## filtro_fir
module filtro_fir
  #(
    parameter WW_INPUT  = 8,
    parameter WW_OUTPUT = 8
    ) 
   (
    input 			  clk,
    input 			  i_en,
    input 			  i_srst,
    input signed [ WW_INPUT-1:0]  i_data,
    output signed [WW_OUTPUT-1:0] o_data
    );
Size: roughly 1800 cells after synthesis, about 410 flip-flops, ~19000 um2 of cells after synthesis.
Settings: LEC_CHECK=0, CAP_MARGIN=5, CORE_MARGIN=2, CORE_UTILIZATION=72, CTS_CLUSTER_DIAMETER=363, CTS_CLUSTER_SIZE=20, HOLD_SLACK_MARGIN=-0.07, SETUP_SLACK_MARGIN=0.2, SLEW_MARGIN=40; clock period 1.42 ns.
run.sh (not shown) runs the stock make flow with config.mk's settings and CLKGATE_MAP_FILE=.
The first run never finished: it broke off in 5_1_grt (DPL-0038).
Change:
==> flow/config.mk (replaced) <==
export PLATFORM = sky130hd
export DESIGN_NAME = filtro_fir
export DESIGN_NICKNAME = filtro_fir
export VERILOG_FILES = /design/flow/design.v
export SDC_FILE = /design/flow/constraint.sdc
export NUM_CORES = 4
export LEC_CHECK = 0
export CAP_MARGIN = 20
export CORE_MARGIN = 2
export CORE_UTILIZATION = 68
export CTS_CLUSTER_SIZE = 44
export SLEW_MARGIN = 20
==> flow/constraint.sdc (replaced) <==
create_clock -name core_clock -period 1.77 [get_ports {clk}]
set_input_delay 0.3540 -clock core_clock [delete_from_list [all_inputs] [get_ports {clk}]]
set_output_delay 0.3540 -clock core_clock [all_outputs]
set_load 0.01 [all_outputs]
Now the flow ran to the end with violations: setup timing.
Synthesized cell count does not change.
Area after synthesis stays the same.
Die area rose by 5.7%.
Change:
--- a/flow/config.mk
+++ b/flow/config.mk
@@ -7,0 +8 @@
+export ABC_AREA = 1
@@ -10,2 +11,2 @@
-export CORE_UTILIZATION = 68
-export CTS_CLUSTER_SIZE = 44
+export CORE_UTILIZATION = 57
+export CTS_CLUSTER_SIZE = 98
==> flow/constraint.sdc (replaced) <==
create_clock -name core_clock -period 2.28 [get_ports {clk}]
set_input_delay 0.4560 -clock core_clock [delete_from_list [all_inputs] [get_ports {clk}]]
set_output_delay 0.4560 -clock core_clock [all_outputs]
set_load 0.01 [all_outputs]
The new run produced a layout that fails on setup timing; count of clock-buffer cells in the layout climbs by 6; cell count climbs by 8.6%; utilization drops by 19 points; global-route usage drops by 5.4 points.
Change:
--- a/flow/config.mk
+++ b/flow/config.mk
@@ -8 +7,0 @@
-export ABC_AREA = 1
@@ -11,2 +10 @@
-export CORE_UTILIZATION = 57
-export CTS_CLUSTER_SIZE = 98
+export CORE_UTILIZATION = 52
==> flow/constraint.sdc (replaced) <==
create_clock -name core_clock -period 4.81 [get_ports {clk}]
set_input_delay 0.9620 -clock core_clock [delete_from_list [all_inputs] [get_ports {clk}]]
set_output_delay 0.9620 -clock core_clock [all_outputs]
set_load 0.01 [all_outputs]
What happened: Now the flow completed with no timing, DRC or antenna violations. Via count drops by 16%. Global-route usage fell by 5.2 points. Routed wire length goes down by 17%. Flip-flop count stays the same. Hold slack barely changes. Area after synthesis fell by 2.9%. Cell area goes down by 9.9%.

## indigo
filtro_fir again, from the RTL that the note above started with.
Design filtro_fir, start of the top module:
module filtro_fir
  #(
    parameter WW_INPUT  = 8,
    parameter WW_OUTPUT = 8
    ) 
   (
    input 			  clk,
    input 			  i_en,
    input 			  i_srst,
    input signed [ WW_INPUT-1:0]  i_data,
    output signed [WW_OUTPUT-1:0] o_data
    );
Settings: LEC_CHECK=0, ABC_AREA=1, CAP_MARGIN=20, CELL_PAD_IN_SITES_GLOBAL_PLACEMENT=0, CORE_ASPECT_RATIO=1.15, CORE_MARGIN=2, CORE_UTILIZATION=58, GPL_ROUTABILITY_DRIVEN=1, MIN_ROUTING_LAYER=met1, SETUP_SLACK_MARGIN=0.76, SLEW_MARGIN=0, TNS_END_PERCENT=5; clock period 2.81 ns.
No crash in indigo: every stage finished, but the layout fails its final checks due to negative setup slack.
What zinc does differently from indigo at the input level:
- changing SLEW_MARGIN from 0 to 20
- setting CTS_CLUSTER_SIZE to 29 for the first time
- changing SETUP_SLACK_MARGIN from 0.76 to -0.18
- setting PLACE_DENSITY to 0.41 for the first time
- removing CELL_PAD_IN_SITES_GLOBAL_PLACEMENT (formerly 0)
- removing TNS_END_PERCENT (formerly 5)
- removing MIN_ROUTING_LAYER (formerly met1)
- removing GPL_ROUTABILITY_DRIVEN (formerly 1)
- changing CORE_UTILIZATION from 58 to 72
- removing CORE_ASPECT_RATIO (formerly 1.15)
- changing the clock period (ns, I/O delays scaled along) from 2.81 to 3.08
--- outcome ---
zinc ended up with sum_d[5][15] as its beginning of the critical path; indigo ended up with sum_d[1][8]. Nothing crashed in zinc and all stages finished; the problem is that the final layout failed, the offending checks being negative setup slack. Iteration count of the initial detailed-routing pass (higher): indigo. Compared with indigo, in zinc final estimated routing congestion in global placement +about 3.7%.
#### Input delta (onyx over zinc)
- SETUP_SLACK_MARGIN: -0.18 -> unset
- PLACE_DENSITY: 0.41 -> unset
- the clock period (ns, I/O delays scaled along): 3.08 -> 2.82
[summary]
Via density per instance in onyx is 0.037 higher than in zinc
No crash in onyx: every stage finished, but the layout fails its final checks due to negative setup slack.
onyx vs zinc: non-clock buffer count up in onyx
Relative to zinc, the routed wire length measured on onyx has increased by a few percent.
[onyx] worst setup margin fell 0.25 ns relative to zinc
Looking only at overall track demand over capacity in global routing, and setting everything else aside, the higher value of onyx and zinc goes to onyx.
When onyx is set beside zinc, its number of instances resized during post-cts repair turns out to be about 27% smaller.
In the flow results for onyx and zinc, the cell area is larger on onyx.
onyx ended with more wire length of the first global-routing pass than zinc.
The following lists how sierra was set up differently from onyx:
- removing ABC_AREA (formerly 1)
- removing CTS_CLUSTER_SIZE (formerly 29)
- changing CORE_UTILIZATION from 72 to 40
- changing the clock period (ns, I/O delays scaled along) from 2.82 to 4.81
### Flow results
sierra has completed all stages; timing, DRC and antenna checks passed. sierra — height of the die 53 microns higher, onyx as reference. The lower fraction of cell area in non-clock buffers came out of sierra. sierra ended up with fewer standard cells than onyx. [sierra] critical path depth fell 1 relative to onyx.

Setup of run A:
The RTL this note starts from:
==> flow/design.v <==
module SatTruncFP
  #(
    parameter	NB_XI  	= 20,
    parameter	NBF_XI	= 12,
    parameter	NB_XO	= 8,
    parameter	NBF_XO	= 6
    )
   (
    input [(NB_XI)-1:0]  i_data,
    output [(NB_XO)-1:0] o_data
    );
   localparam	NBI_XI	=	NB_XI	-	NBF_XI;
   localparam	NBI_XO	=	NB_XO	-	NBF_XO;
   wire [NB_XO-1:0] 	 aux_Sat;
   wire [NBF_XO-1:0] 	 aux_trunc;
   wire 		 condicion;
   wire [NB_XO-1:0] 	 resultado1;
   wire [NB_XO-1:0] 	 resultado2;
	generate
	   if (NBF_XI >= NBF_XO)
	     begin
		assign	aux_trunc = i_data[(NBF_XI-1):(NBF_XI - NBF_XO)];
	     end
	   else
	     begin
		assign	aux_trunc = {i_data[NBF_XI-1:0],{(NBF_XO - NBF_XI){1'b0}}};
	     end
	   if (NBI_XI > NBI_XO)
	     begin
		assign	condicion		=	(i_data[(NB_XI-2)-:(NBI_XI-NBI_XO)] == {(NBI_XI-NBI_XO){i_data[NB_XI-1]}});
		assign	resultado1		=	{i_data[(NB_XI-1)],{(NB_XO-1){~i_data[(NB_XI-1)]}}};
		assign	resultado2		=	{i_data[(NB_XI-1)],i_data[NBF_XI +:NBI_XO-1],aux_trunc};
		assign	aux_Sat			=	condicion	?	resultado2	:	resultado1;
	     end
	   else
	     begin
		if (NBI_XO == NBI_XI)
                  assign  aux_Sat = {i_data[(NB_XI-1)-:NBI_XI],aux_trunc};
		else
		  assign  aux_Sat	= {{(NBI_XO - NBI_XI){i_data[NB_XI-1]}},i_data[(NB_XI-1)-:NBI_XI],aux_trunc};
	     end
	endgenerate
   assign	o_data=aux_Sat;
endmodule
module filtro_fir
  #(
    parameter WW_INPUT  = 8,
    parameter WW_OUTPUT = 8
    ) 
   (
    input 			  clk,
    input 			  i_en,
    input 			  i_srst,
    input signed [ WW_INPUT-1:0]  i_data,
    output signed [WW_OUTPUT-1:0] o_data
    );
  localparam WW_COEFF = 8;
   reg  signed [WW_INPUT           -1:0] register [14:1];
   wire signed [         WW_COEFF  -1:0] coeff    [14:0];
   wire signed [WW_INPUT+WW_COEFF  -1:0] prod     [14:0];
   wire signed [WW_INPUT+WW_COEFF+1-1:0] sum      [8:1]; 
   wire signed [WW_INPUT+WW_COEFF+2-1:0] sum1     [4:1]; 
   wire signed [WW_INPUT+WW_COEFF+3-1:0] sum2     [2:1]; 
   wire signed [WW_INPUT+WW_COEFF+4-1:0] sum3; 
   reg signed [WW_INPUT+WW_COEFF   -1:0] prod_d   [14:0];
   reg signed [WW_INPUT+WW_COEFF+4 -1:0] sum3_d;
   reg signed [WW_INPUT+WW_COEFF+1 -1:0] sum_d    [8:1];
    assign coeff[ 0] = 8'hFF;
    assign coeff[ 1] = 8'hFF;
    assign coeff[ 2] = 8'hFF;
    assign coeff[ 3] = 8'h00;
    assign coeff[ 4] = 8'h03;
    assign coeff[ 5] = 8'h08;
    assign coeff[ 6] = 8'h0D;
    assign coeff[ 7] = 8'h10;
    assign coeff[ 8] = 8'h0D;
    assign coeff[ 9] = 8'h08;
    assign coeff[10] = 8'h03;
    assign coeff[11] = 8'h00;
    assign coeff[12] = 8'hFF;
    assign coeff[13] = 8'hFF;
    assign coeff[14] = 8'hFF;
  always @(posedge clk) begin
    if (i_srst == 1'b1) begin
      register[ 1] <= {WW_INPUT{1'b0}};
      register[ 2] <= {WW_INPUT{1'b0}};
      register[ 3] <= {WW_INPUT{1'b0}};
      register[ 4] <= {WW_INPUT{1'b0}};
      register[ 5] <= {WW_INPUT{1'b0}};
      register[ 6] <= {WW_INPUT{1'b0}};
      register[ 7] <= {WW_INPUT{1'b0}};
      register[ 8] <= {WW_INPUT{1'b0}};
      register[ 9] <= {WW_INPUT{1'b0}};
      register[10] <= {WW_INPUT{1'b0}};
      register[11] <= {WW_INPUT{1'b0}};
      register[12] <= {WW_INPUT{1'b0}};
      register[13] <= {WW_INPUT{1'b0}};
      register[14] <= {WW_INPUT{1'b0}};
    end else begin
      if (i_en == 1'b1) begin
        register[ 1] <= i_data;
        register[ 2] <= register[ 1];
        register[ 3] <= register[ 2];
        register[ 4] <= register[ 3];
        register[ 5] <= register[ 4];
        register[ 6] <= register[ 5];
        register[ 7] <= register[ 6];
        register[ 8] <= register[ 7];
        register[ 9] <= register[ 8];
        register[10] <= register[ 9];
        register[11] <= register[10];
        register[12] <= register[11];
        register[13] <= register[12];
	    register[14] <= register[13];
      end
    end
  end
  assign prod[ 0] = coeff[ 0] * i_data;
  assign prod[ 1] = coeff[ 1] * register[ 1];
  assign prod[ 2] = coeff[ 2] * register[ 2];
  assign prod[ 3] = coeff[ 3] * register[ 3];
  assign prod[ 4] = coeff[ 4] * register[ 4];
  assign prod[ 5] = coeff[ 5] * register[ 5];
  assign prod[ 6] = coeff[ 6] * register[ 6];
  assign prod[ 7] = coeff[ 7] * register[ 7];
  assign prod[ 8] = coeff[ 8] * register[ 8];
  assign prod[ 9] = coeff[ 9] * register[ 9];
  assign prod[10] = coeff[10] * register[10];
  assign prod[11] = coeff[11] * register[11];
  assign prod[12] = coeff[12] * register[12];
  assign prod[13] = coeff[13] * register[13];
  assign prod[14] = coeff[14] * register[14];
  always@(posedge clk) begin
    prod_d[ 0] <= prod[ 0];
    prod_d[ 1] <= prod[ 1];
    prod_d[ 2] <= prod[ 2];
    prod_d[ 3] <= prod[ 3];
    prod_d[ 4] <= prod[ 4];
    prod_d[ 5] <= prod[ 5];
    prod_d[ 6] <= prod[ 6];
    prod_d[ 7] <= prod[ 7];
    prod_d[ 8] <= prod[ 8];
    prod_d[ 9] <= prod[ 9];
    prod_d[10] <= prod[10];
    prod_d[11] <= prod[11];
    prod_d[12] <= prod[12];
    prod_d[13] <= prod[13];
    prod_d[14] <= prod[14];
  end
  assign sum[ 1] = prod_d[ 0] + prod_d[ 1]; 
  assign sum[ 2] = prod_d[ 2] + prod_d[ 3];
  assign sum[ 3] = prod_d[ 4] + prod_d[ 5];
  assign sum[ 4] = prod_d[ 6] + prod_d[ 7];
  assign sum[ 5] = prod_d[08] + prod_d[ 9];
  assign sum[ 6] = prod_d[10] + prod_d[11];
  assign sum[ 7] = prod_d[12] + prod_d[13];
  assign sum[ 8] = {prod_d[14][WW_INPUT+WW_COEFF-1],prod_d[14]};
  always@(posedge clk) begin
    sum_d[1] <= sum[1];
    sum_d[2] <= sum[2];
    sum_d[3] <= sum[3];
    sum_d[4] <= sum[4];
    sum_d[5] <= sum[5];
    sum_d[6] <= sum[6];
    sum_d[7] <= sum[7];
    sum_d[8] <= sum[8];
  end
  assign sum1[ 1] = sum_d[ 1] + sum_d[ 2]; 
  assign sum1[ 2] = sum_d[ 3] + sum_d[ 4];
  assign sum1[ 3] = sum_d[ 5] + sum_d[ 6];
  assign sum1[ 4] = sum_d[ 7] + sum_d[ 8];
  assign sum2[ 1] = sum1[ 1] + sum1[ 2]; 
  assign sum2[ 2] = sum1[ 3] + sum1[ 4];
  assign sum3 = sum2[ 1] + sum2[ 2]; 
  always@(posedge clk)
    sum3_d <= sum3;
  SatTruncFP
	inst_SatTruncFP_dataB
	(
	  .i_data(	sum3_d	),
	  .o_data(	o_data	)
	);
endmodule
Settings: LEC_CHECK=0, ABC_AREA=1, CAP_MARGIN=15, CELL_PAD_IN_SITES_DETAIL_PLACEMENT=1, CORE_ASPECT_RATIO=1.32, CORE_MARGIN=2, CORE_UTILIZATION=40, CTS_CLUSTER_SIZE=65, MAX_ROUTING_LAYER=met4, SETUP_SLACK_MARGIN=-0.51, SLEW_MARGIN=20, TNS_END_PERCENT=35; clock period 5.5 ns.
Input-level comparison between run B and run A:
# run A
export LEC_CHECK = 0
export ABC_AREA = 1
export CAP_MARGIN = 15
export CELL_PAD_IN_SITES_DETAIL_PLACEMENT = 1
export CORE_ASPECT_RATIO = 1.32
export CORE_MARGIN = 2
export CORE_UTILIZATION = 40
export CTS_CLUSTER_SIZE = 65
export MAX_ROUTING_LAYER = met4
export SETUP_SLACK_MARGIN = -0.51
export SLEW_MARGIN = 20
export TNS_END_PERCENT = 35
create_clock -name core_clock -period 5.5 [get_ports {clk}]
# run B
export LEC_CHECK = 0
export CAP_MARGIN = 20
export CORE_MARGIN = 2
export CORE_UTILIZATION = 65
export SLEW_MARGIN = 20
create_clock -name core_clock -period 2.82 [get_ports {clk}]
### Flow results
Run B completed end to end; final checks failed (negative setup slack).
Cmp run B and run A / first-pass GRT wire length / higher: run A
Run B ended up with a lower gate count after technology mapping than run A did.
Diff run A -> run B: data required time of the worst path shows a reduction of 2.70 ns; layout clock buffer count shows an increase of 1.
Compared with run A, run B degrades final area.
Worst max-slew margin expressed relative to the limit, run B and run A: lower on run A
Multi-input logic portion of the cell area: run A vs run B, no meaningful difference
Delta (run B minus run A): area growth from synthesis to layout saw an increase, routed wire length saw a decrease.
Compared with run A, run B shows a count of instances resized after the clock tree is built that is 42 higher.
Inputs modified between run B and run C:
# run B
export LEC_CHECK = 0
export CAP_MARGIN = 20
export CORE_MARGIN = 2
export CORE_UTILIZATION = 65
export SLEW_MARGIN = 20
create_clock -name core_clock -period 2.82 [get_ports {clk}]
# run C
export LEC_CHECK = 0
export ABC_AREA = 1
export CAP_MARGIN = 20
export CORE_MARGIN = 2
export CORE_UTILIZATION = 72
export CTS_CLUSTER_SIZE = 29
export HOLD_SLACK_MARGIN = 0.29
export PLACE_DENSITY_LB_ADDON = 0.19
export SETUP_SLACK_MARGIN = 0.66
export SLEW_MARGIN = 20
create_clock -name core_clock -period 2.82 [get_ports {clk}]
--- outcome ---
Status for run B and run C: no clean run. The flow completed for run B, but it is not clean: the layout still shows negative setup slack. Run C: flow complete, layout not clean; failing: negative setup slack. Final clock period utilization by the worst path (higher): run B. Comparing worst-case setup margin in the final layout for run B and run C, the bigger number came from run C. Taking run B as the reference, in run C register-to-register slack shows an increase of 0.58 ns, global-route usage climbed 8.9 points, layout clock buffer count increased 2, number of instances resized during post-cts repair has increased. After detailed routing, run B needs less wire than run C. Count of non-CTS inverters in the layout went up by more than 10% going from run B to run C.
